==> flow/design.v (excerpt) <==
module adder_32bit(
    input clk,
    input rst,
    input [31:0] i_a,
    input [31:0] i_b,
    input i_vld,
    output reg [31:0] o_res,
    output reg o_res_vld,
    output reg overflow
);
make LEC_CHECK=0 CAP_MARGIN=20 CELL_PAD_IN_SITES_GLOBAL_PLACEMENT=2 CORE_ASPECT_RATIO=0.5 CORE_MARGIN=7 CORE_UTILIZATION=46 CTS_CLUSTER_SIZE=99 GPL_ROUTABILITY_DRIVEN=0 HOLD_SLACK_MARGIN=-0.0 MIN_ROUTING_LAYER=met1 PLACE_DENSITY=0.53 SLEW_MARGIN=15 finish   # period 44.3 ns
run.sh (not shown) runs the stock make flow with config.mk's settings and CLKGATE_MAP_FILE=.
The starting point produced a clean layout.
Edit:
--- a/flow/config.mk
+++ b/flow/config.mk
@@ -9,3 +9,3 @@
-export CELL_PAD_IN_SITES_GLOBAL_PLACEMENT = 2
-export CORE_ASPECT_RATIO = 0.5
-export CORE_MARGIN = 7
+export CELL_PAD_IN_SITES_GLOBAL_PLACEMENT = 1
+export CORE_ASPECT_RATIO = 1.34
+export CORE_MARGIN = 2
@@ -13 +12,0 @@
-export CTS_CLUSTER_SIZE = 99
@@ -17 +16 @@
-export PLACE_DENSITY = 0.53
+export PLACE_DENSITY_LB_ADDON = 0.23
==> flow/constraint.sdc (replaced) <==
create_clock -name core_clock -period 32.9 [get_ports {clk}]
set_input_delay 6.5800 -clock core_clock [delete_from_list [all_inputs] [get_ports {clk}]]
set_output_delay 6.5800 -clock core_clock [all_outputs]
set_load 0.01 [all_outputs]
Now the flow finished but failed the layout checks on negative setup slack.
Routed wire length came out higher by a quarter to a third.
Via count grows by a quarter to a third.
Worst hold slack gains 0.0046 ns.
Final cell count went up by a quarter to a third.
Final area rose by well over a third.
Setup slack loses 4.4 ns.
Utilization climbs by 21 points.
Global-route usage increases by 12 points.
Edit:
--- a/flow/config.mk
+++ b/flow/config.mk
@@ -7,0 +8 @@
+export ABC_AREA = 1
@@ -12 +13,2 @@
-export CORE_UTILIZATION = 46
+export CORE_UTILIZATION = 55
+export CTS_CLUSTER_SIZE = 87
@@ -14 +16 @@
-export HOLD_SLACK_MARGIN = -0.0
+export HOLD_SLACK_MARGIN = 0.3
@@ -16,0 +19 @@
+export SETUP_SLACK_MARGIN = 5.0
==> flow/constraint.sdc (replaced) <==
create_clock -name core_clock -period 22.8 [get_ports {clk}]
set_input_delay 4.5600 -clock core_clock [delete_from_list [all_inputs] [get_ports {clk}]]
set_output_delay 4.5600 -clock core_clock [all_outputs]
set_load 0.01 [all_outputs]
Outcome:
- The changed run never finished: it broke off in global routing
- die area shrinks by 1.9%
- synthesized area increases by about 17%
- synthesized cell count climbs by about 34%
Edit:
==> flow/config.mk (replaced) <==
export PLATFORM = sky130hd
export DESIGN_NAME = adder_32bit
export DESIGN_NICKNAME = adder_32bit
export VERILOG_FILES = /design/flow/design.v
export SDC_FILE = /design/flow/constraint.sdc
export NUM_CORES = 4
export LEC_CHECK = 0
export CAP_MARGIN = 20
export CORE_MARGIN = 2
export CORE_UTILIZATION = 56
export SLEW_MARGIN = 20
==> flow/constraint.sdc (replaced) <==
create_clock -name core_clock -period 13.6 [get_ports {clk}]
set_input_delay 2.7200 -clock core_clock [delete_from_list [all_inputs] [get_ports {clk}]]
set_output_delay 2.7200 -clock core_clock [all_outputs]
set_load 0.01 [all_outputs]
Result: The changed run stopped in global routing, error GRT-0232; die size came out lower by 16%; synthesized area came out lower by 15%; synthesized cell count came out lower by 25%.

## run 1
The RTL this note starts from:
==> flow/design.v <==
`timescale 1ns / 1ps
module CompareAndShift32Bit (
    input [7:0] exp_a,
    input [7:0] exp_b,
    input [23:0] man_a,
    input [23:0] man_b,
    output reg [23:0] al_man_a,
    output reg [23:0] al_man_b,
    output reg [7:0] shift
);
    always @(*) begin
        if (exp_a > exp_b) begin
            shift = exp_a - exp_b;
            al_man_a = man_a;
            al_man_b = man_b >> shift;
        end else begin
            shift = exp_b - exp_a;
            al_man_a = man_a >> shift;
            al_man_b = man_b;
        end
    end
endmodule
`timescale 1ns / 1ps
module Addition32Bit (
    input sign_a,
    input sign_b,
    input [23:0] a,b,
    output reg [24:0] res,
    output reg sign_res
    );
    always @(*) begin
        if (sign_a == sign_b) begin
            sign_res = sign_a;   
            res = a+b;
        end
        else if (a >= b) begin
            res = a - b;
            sign_res = sign_a;
        end
        else begin
            res = b - a;
            sign_res = sign_b;
        end
    end
endmodule	
`timescale 1ns / 1ps
module Normalization32Bit (
    input [24:0] res,
    input [7:0] exp_base,
    output reg [23:0] man_res,
    output reg [7:0] exp_res,
    output reg overflow
);
    reg [24:0] normalized_result;
    integer i;
    always @(*) begin
        normalized_result = res;
        exp_res = exp_base;
        if (normalized_result[24]) begin
            normalized_result = normalized_result >> 1;
            exp_res = exp_base + 1;
        end else begin
            for (i = 0; i < 24; i = i + 1) begin
                if (normalized_result[23] == 0 && exp_res > 0) begin
                    normalized_result = normalized_result << 1;
                    exp_res = exp_res - 1;
                end
            end
            if (normalized_result == 25'b0)
                exp_res = 8'b0;
        end
        man_res = normalized_result[23:0];
        overflow = (exp_res >= 8'b11111111);
    end
endmodule
`timescale 1ns / 1ps
module adder_32bit(
    input clk,
    input rst,
    input [31:0] i_a,
    input [31:0] i_b,
    input i_vld,
    output reg [31:0] o_res,
    output reg o_res_vld,
    output reg overflow
);
wire [7:0] shift;
wire [23:0] al_man_a, al_man_b;
wire sign_a, sign_b, sign_res;
wire [7:0] exp_a, exp_b, exp_res;
wire [23:0] man_a, man_b, man_res;
wire [24:0] res;
wire operation_overflow;
assign sign_a = i_a[31];
assign sign_b = i_b[31];
assign exp_a = i_a[30:23];
assign exp_b = i_b[30:23];
assign man_a = (exp_a == 8'b0) ? {1'b0, i_a[22:0]} : {1'b1, i_a[22:0]};  
assign man_b = (exp_b == 8'b0) ? {1'b0, i_b[22:0]} : {1'b1, i_b[22:0]};
wire is_nan_a = ((exp_a == 8'b11111111) && (man_a[22:0] != 0));  
wire is_nan_b = ((exp_b == 8'b11111111) && (man_b[22:0] != 0));
wire is_inf_a = ((exp_a == 8'b11111111) && (man_a[22:0] == 0));
wire is_inf_b = ((exp_b == 8'b11111111) && (man_b[22:0] == 0));
wire is_zero_a = ((i_a[30:0] == 0));  
wire is_zero_b = ((i_b[30:0] == 0));
CompareAndShift32Bit u_CompareAndShift32Bit (
    .exp_a(exp_a),           
    .exp_b(exp_b),           
    .man_a(man_a),           
    .man_b(man_b),           
    .al_man_a(al_man_a),     
    .al_man_b(al_man_b),     
    .shift(shift)            
);
Addition32Bit u_Addition32Bit (
    .sign_a(sign_a),         
    .sign_b(sign_b),         
    .a(al_man_a),            
    .b(al_man_b),            
    .res(res),               
    .sign_res(sign_res)      
);
Normalization32Bit u_Normalization32Bit (
    .res(res),                                   
    .exp_base((exp_a > exp_b) ? exp_a : exp_b),  
    .man_res(man_res),                           
    .exp_res(exp_res),                           
    .overflow(operation_overflow)                
);
always @(posedge clk or posedge rst) begin
    if (rst) begin
        o_res <= 32'b0;
        o_res_vld <= 1'b0;
        overflow <= 1'b0;
    end else if (i_vld) begin
        if (is_nan_a || is_nan_b || (is_inf_a && is_inf_b && (sign_a != sign_b))) begin
            o_res <= 32'h7FC00000;  
            overflow <= 1'b1;
        end 
        else if (is_inf_a || is_inf_b) begin
            o_res <= is_inf_a ? i_a : i_b;  
            overflow <= 1'b1;
        end 
        else if (is_zero_a && is_zero_b) begin
            o_res <= 32'b0;  
            overflow <= 1'b0;
        end 
        else begin
        o_res <= {sign_res, exp_res, man_res[22:0]};
        o_res_vld <= 1'b1;
        overflow <= operation_overflow;
        end
        o_res_vld <= 1'b1;
    end else begin
        o_res_vld <= 1'b0;
    end
end
endmodule
clock: 42.5 ns
lec_check: 0
abc_area: 0
cap_margin: 10
core_margin: 2
core_utilization: 40
cts_cluster_diameter: 280
cts_cluster_size: 15
gpl_timing_driven: 0
max_routing_layer: met4
place_density_lb_addon: 0.26
slew_margin: 20
tns_end_percent: 60
[inputs] run 2 vs run 1
==> flow/config.mk <==
export PLATFORM = sky130hd
export DESIGN_NAME = adder_32bit
export DESIGN_NICKNAME = adder_32bit
export VERILOG_FILES = /design/flow/design.v
export SDC_FILE = /design/flow/constraint.sdc
export NUM_CORES = 4
export LEC_CHECK = 0
export ABC_AREA = 1
export CAP_MARGIN = 20
export CORE_MARGIN = 2
export CORE_UTILIZATION = 40
export CTS_CLUSTER_DIAMETER = 251
export CTS_CLUSTER_SIZE = 15
export GPL_TIMING_DRIVEN = 0
export MAX_ROUTING_LAYER = met4
export SLEW_MARGIN = 20
export TNS_END_PERCENT = 60
Findings:
Summary of run 2 over run 1: sequential cell area fraction in the yosys report down 0.53 points; cell area after layout down 620 sq um. Routed wire length: run 2 vs run 1, no meaningful difference. Total number of vias was higher in run 2 than in run 1. [compare] base=run 1 new=run 2: count of endpoints failing hold in the final timing report about even, first-pass GRT wire length rose 1.0%.
Input changes introduced in run 3 (baseline for comparison: run 2):
==> flow/config.mk <==
export PLATFORM = sky130hd
export DESIGN_NAME = adder_32bit
export DESIGN_NICKNAME = adder_32bit
export VERILOG_FILES = /design/flow/design.v
export SDC_FILE = /design/flow/constraint.sdc
export NUM_CORES = 4
export LEC_CHECK = 0
export CAP_MARGIN = 20
export CORE_MARGIN = 2
export CORE_UTILIZATION = 12
export SLEW_MARGIN = 20
==> flow/constraint.sdc <==
create_clock -name core_clock -period 41.5 [get_ports {clk}]
set_input_delay 8.3000 -clock core_clock [delete_from_list [all_inputs] [get_ports {clk}]]
set_output_delay 8.3000 -clock core_clock [all_outputs]
set_load 0.01 [all_outputs]
Results
Across run 3 and run 2, the outcome is the same: a clean finish for every run.
Run 2 → run 3: measured slew at the worst slew-check pin up 0.22 ns; source-to-sink clock delay at the later pin of the worst-skew pair barely changed.
Across both runs, effective utilization at floorplan was lower for run 3 than for run 2.
> inputs changed (run 3 -> run 4)
-- flow/config.mk --
<<< run 3, line 9
export CORE_MARGIN = 2
export CORE_UTILIZATION = 12
export SLEW_MARGIN = 20
>>> run 4, line 9
export CORE_MARGIN = 2
export CORE_UTILIZATION = 70
export HOLD_SLACK_MARGIN = -0.1
export SLEW_MARGIN = 20
==> flow/constraint.sdc <==
create_clock -name core_clock -period 25.6 [get_ports {clk}]
set_input_delay 5.1200 -clock core_clock [delete_from_list [all_inputs] [get_ports {clk}]]
set_output_delay 5.1200 -clock core_clock [all_outputs]
set_load 0.01 [all_outputs]
Notes after the runs:
- For run 4, the flow was terminated by a tool error in 3_5_place_dp and produced no final design.
- Lower site row count goes to run 4 over run 3.
- In terms of post-synthesis share of cell area spent on and-or and or-and gates, run 4 and run 3 differ only marginally.
- Synthesized netlist cell count: run 3 vs run 4 identical
- Run 4 against run 3: die area went down by about 80%, initial standard-cell utilization of the core went up, final weighted congestion in routability-driven placement now sits higher, synthesized area divided by synthesized cell count level.
Inputs modified between run 4 and run 5:
-- flow/config.mk --
<<< run 4, line 7
export LEC_CHECK = 0
export CAP_MARGIN = 20
>>> run 5, line 7
export LEC_CHECK = 0
export ABC_AREA = 1
export CAP_MARGIN = 20
<<< run 4, line 10
export CORE_UTILIZATION = 70
export HOLD_SLACK_MARGIN = -0.1
export SLEW_MARGIN = 20
>>> run 5, line 11
export CORE_UTILIZATION = 70
export CTS_CLUSTER_SIZE = 85
export HOLD_SLACK_MARGIN = -0.1
export MAX_ROUTING_LAYER = met4
export SLEW_MARGIN = 20
==> flow/constraint.sdc <==
create_clock -name core_clock -period 36.2 [get_ports {clk}]
set_input_delay 7.2400 -clock core_clock [delete_from_list [all_inputs] [get_ports {clk}]]
set_output_delay 7.2400 -clock core_clock [all_outputs]
set_load 0.01 [all_outputs]
### Flow results
- Diff run 4 -> run 5: post-synth area from yosys stat went up; simple-gate area share of the yosys netlist up 27 points; synthesized instance count up 34%.
- Horizontal extent of the die up 8.1% in run 5 wrt run 4
- The main logic family after synthesis comes out AND-OR/OR-AND gates in one run and simple AND/OR/NAND/NOR gates in the other, namely in run 4 and run 5 respectively.
- Run 5 | stages: all done | timing, DRC, antenna: all pass
- Side by side, area of the mapped netlist turned out higher in run 5 than in run 4.
- Effective utilization at floorplan (lower): run 5
#### Input delta (run 6 over run 5)
-- flow/config.mk --
<<< run 5, line 10
export CORE_MARGIN = 2
export CORE_UTILIZATION = 70
export CTS_CLUSTER_SIZE = 85
export HOLD_SLACK_MARGIN = -0.1
export MAX_ROUTING_LAYER = met4
export SLEW_MARGIN = 20
>>> run 6, line 10
export CORE_MARGIN = 2
export CORE_UTILIZATION = 72
export CTS_CLUSTER_DIAMETER = 243
export CTS_CLUSTER_SIZE = 98
export SLEW_MARGIN = 20
From run 5 to run 6 the numbers moved as follows: met3 track demand over resource rose 1.1 points; data arrival time of the worst path increased 0.12 ns.
Area taken by multi-input logic gates ends up higher on run 5.
Run 6 vs run 5 — initial core utilization rose 2.0 points.
Run 6 -> run 5: non-filler instance count after layout flat
In the reports for run 5 and run 6, the smaller global-route usage belongs to run 6.
Going from run 5 to run 6, maximum frequency fell by 0.34%, final area fell by 0.37%.

== main ==
Starts from the design.v that is shown in full above.
export LEC_CHECK = 0
export CAP_MARGIN = 20
export CELL_PAD_IN_SITES_DETAIL_PLACEMENT = 0
export CELL_PAD_IN_SITES_GLOBAL_PLACEMENT = 1
export CORE_ASPECT_RATIO = 1.34
export CORE_MARGIN = 7
export CORE_UTILIZATION = 36
export CTS_CLUSTER_DIAMETER = 334
export CTS_CLUSTER_SIZE = 71
export GPL_ROUTABILITY_DRIVEN = 0
export GPL_TIMING_DRIVEN = 0
export HOLD_SLACK_MARGIN = -0.0
export MAX_ROUTING_LAYER = met5
export MIN_ROUTING_LAYER = met1
export PLACE_DENSITY_LB_ADDON = 0.23
export SLEW_MARGIN = 15
export TNS_END_PERCENT = 85
create_clock -name core_clock -period 65.5 [get_ports {clk}]
### main -> the feature branch
Settings: clearing CELL_PAD_IN_SITES_DETAIL_PLACEMENT, which used to be 0; clearing TNS_END_PERCENT, which used to be 85; clearing GPL_TIMING_DRIVEN, which used to be 0; swapping 36 for 46 in CORE_UTILIZATION; swapping 1 for 2 in CELL_PAD_IN_SITES_GLOBAL_PLACEMENT; clearing CTS_CLUSTER_SIZE, which used to be 71; clearing MAX_ROUTING_LAYER, which used to be met5; clearing CTS_CLUSTER_DIAMETER, which used to be 334; swapping 65.5 for 44.3 in the clock period (ns, I/O delays scaled along).
--- outcome ---
When the feature branch is measured against main, its placement-stage worst setup slack turns out 9.07 ns higher. Relative to main, utilization has gone up in the feature branch. Diff main -> the feature branch: cell area up about 3.4%. Looking at start point of the critical path, the i_a[23] result is from the feature branch; the i_a[25] one comes from main. Delta(relative max-transition margin, the feature branch - main) > 0.

Setup of tundra:
// adder_32bit: RTL as listed in full above, without the edits since
==> flow/config.mk <==
export PLATFORM = sky130hd
export DESIGN_NAME = adder_32bit
export DESIGN_NICKNAME = adder_32bit
export VERILOG_FILES = /design/flow/design.v
export SDC_FILE = /design/flow/constraint.sdc
export NUM_CORES = 4
export LEC_CHECK = 0
export ABC_AREA = 1
export CAP_MARGIN = 20
export CORE_MARGIN = 2
export CORE_UTILIZATION = 72
export CTS_CLUSTER_DIAMETER = 48
export HOLD_SLACK_MARGIN = 0.29
export SLEW_MARGIN = 20
==> flow/constraint.sdc <==
create_clock -name core_clock -period 13.6 [get_ports {clk}]
set_input_delay 2.7200 -clock core_clock [delete_from_list [all_inputs] [get_ports {clk}]]
set_output_delay 2.7200 -clock core_clock [all_outputs]
set_load 0.01 [all_outputs]
The flow ended early for tundra: it failed with a tool error in 3_5_place_dp.
## Diff of input files: amber against tundra
Settings: HOLD_SLACK_MARGIN no longer set, was 0.29; CORE_UTILIZATION now 40, was 72; CTS_CLUSTER_DIAMETER no longer set, was 48; ABC_AREA no longer set, was 1; the clock period (ns, I/O delays scaled along) now 40.0, was 13.6.
## What came out
Across tundra and amber, a clean result was obtained everywhere but in tundra.
amber vs tundra: adder and majority cell fraction of the synthesized area up
Between tundra and amber, post-synth design cell area decreased.
amber vs. tundra: and-or/or-and share of the synthesized area went up by 15 points.
Floorplan check, amber vs tundra: die outline larger in amber
amber: instance count of the mapped netlist 25% below tundra
Chip area line of the yosys report delta for amber relative to tundra: about 15% lower
Setup changes, amber to harbor
Settings: a change of CORE_UTILIZATION from 40 to 52; a change of the clock period (ns, I/O delays scaled along) from 40.0 to 41.5.
==> comparison <==
- In harbor the critical path depth turned out 1 lower than in amber.
- From amber to harbor the numbers moved as follows: design area now smaller.
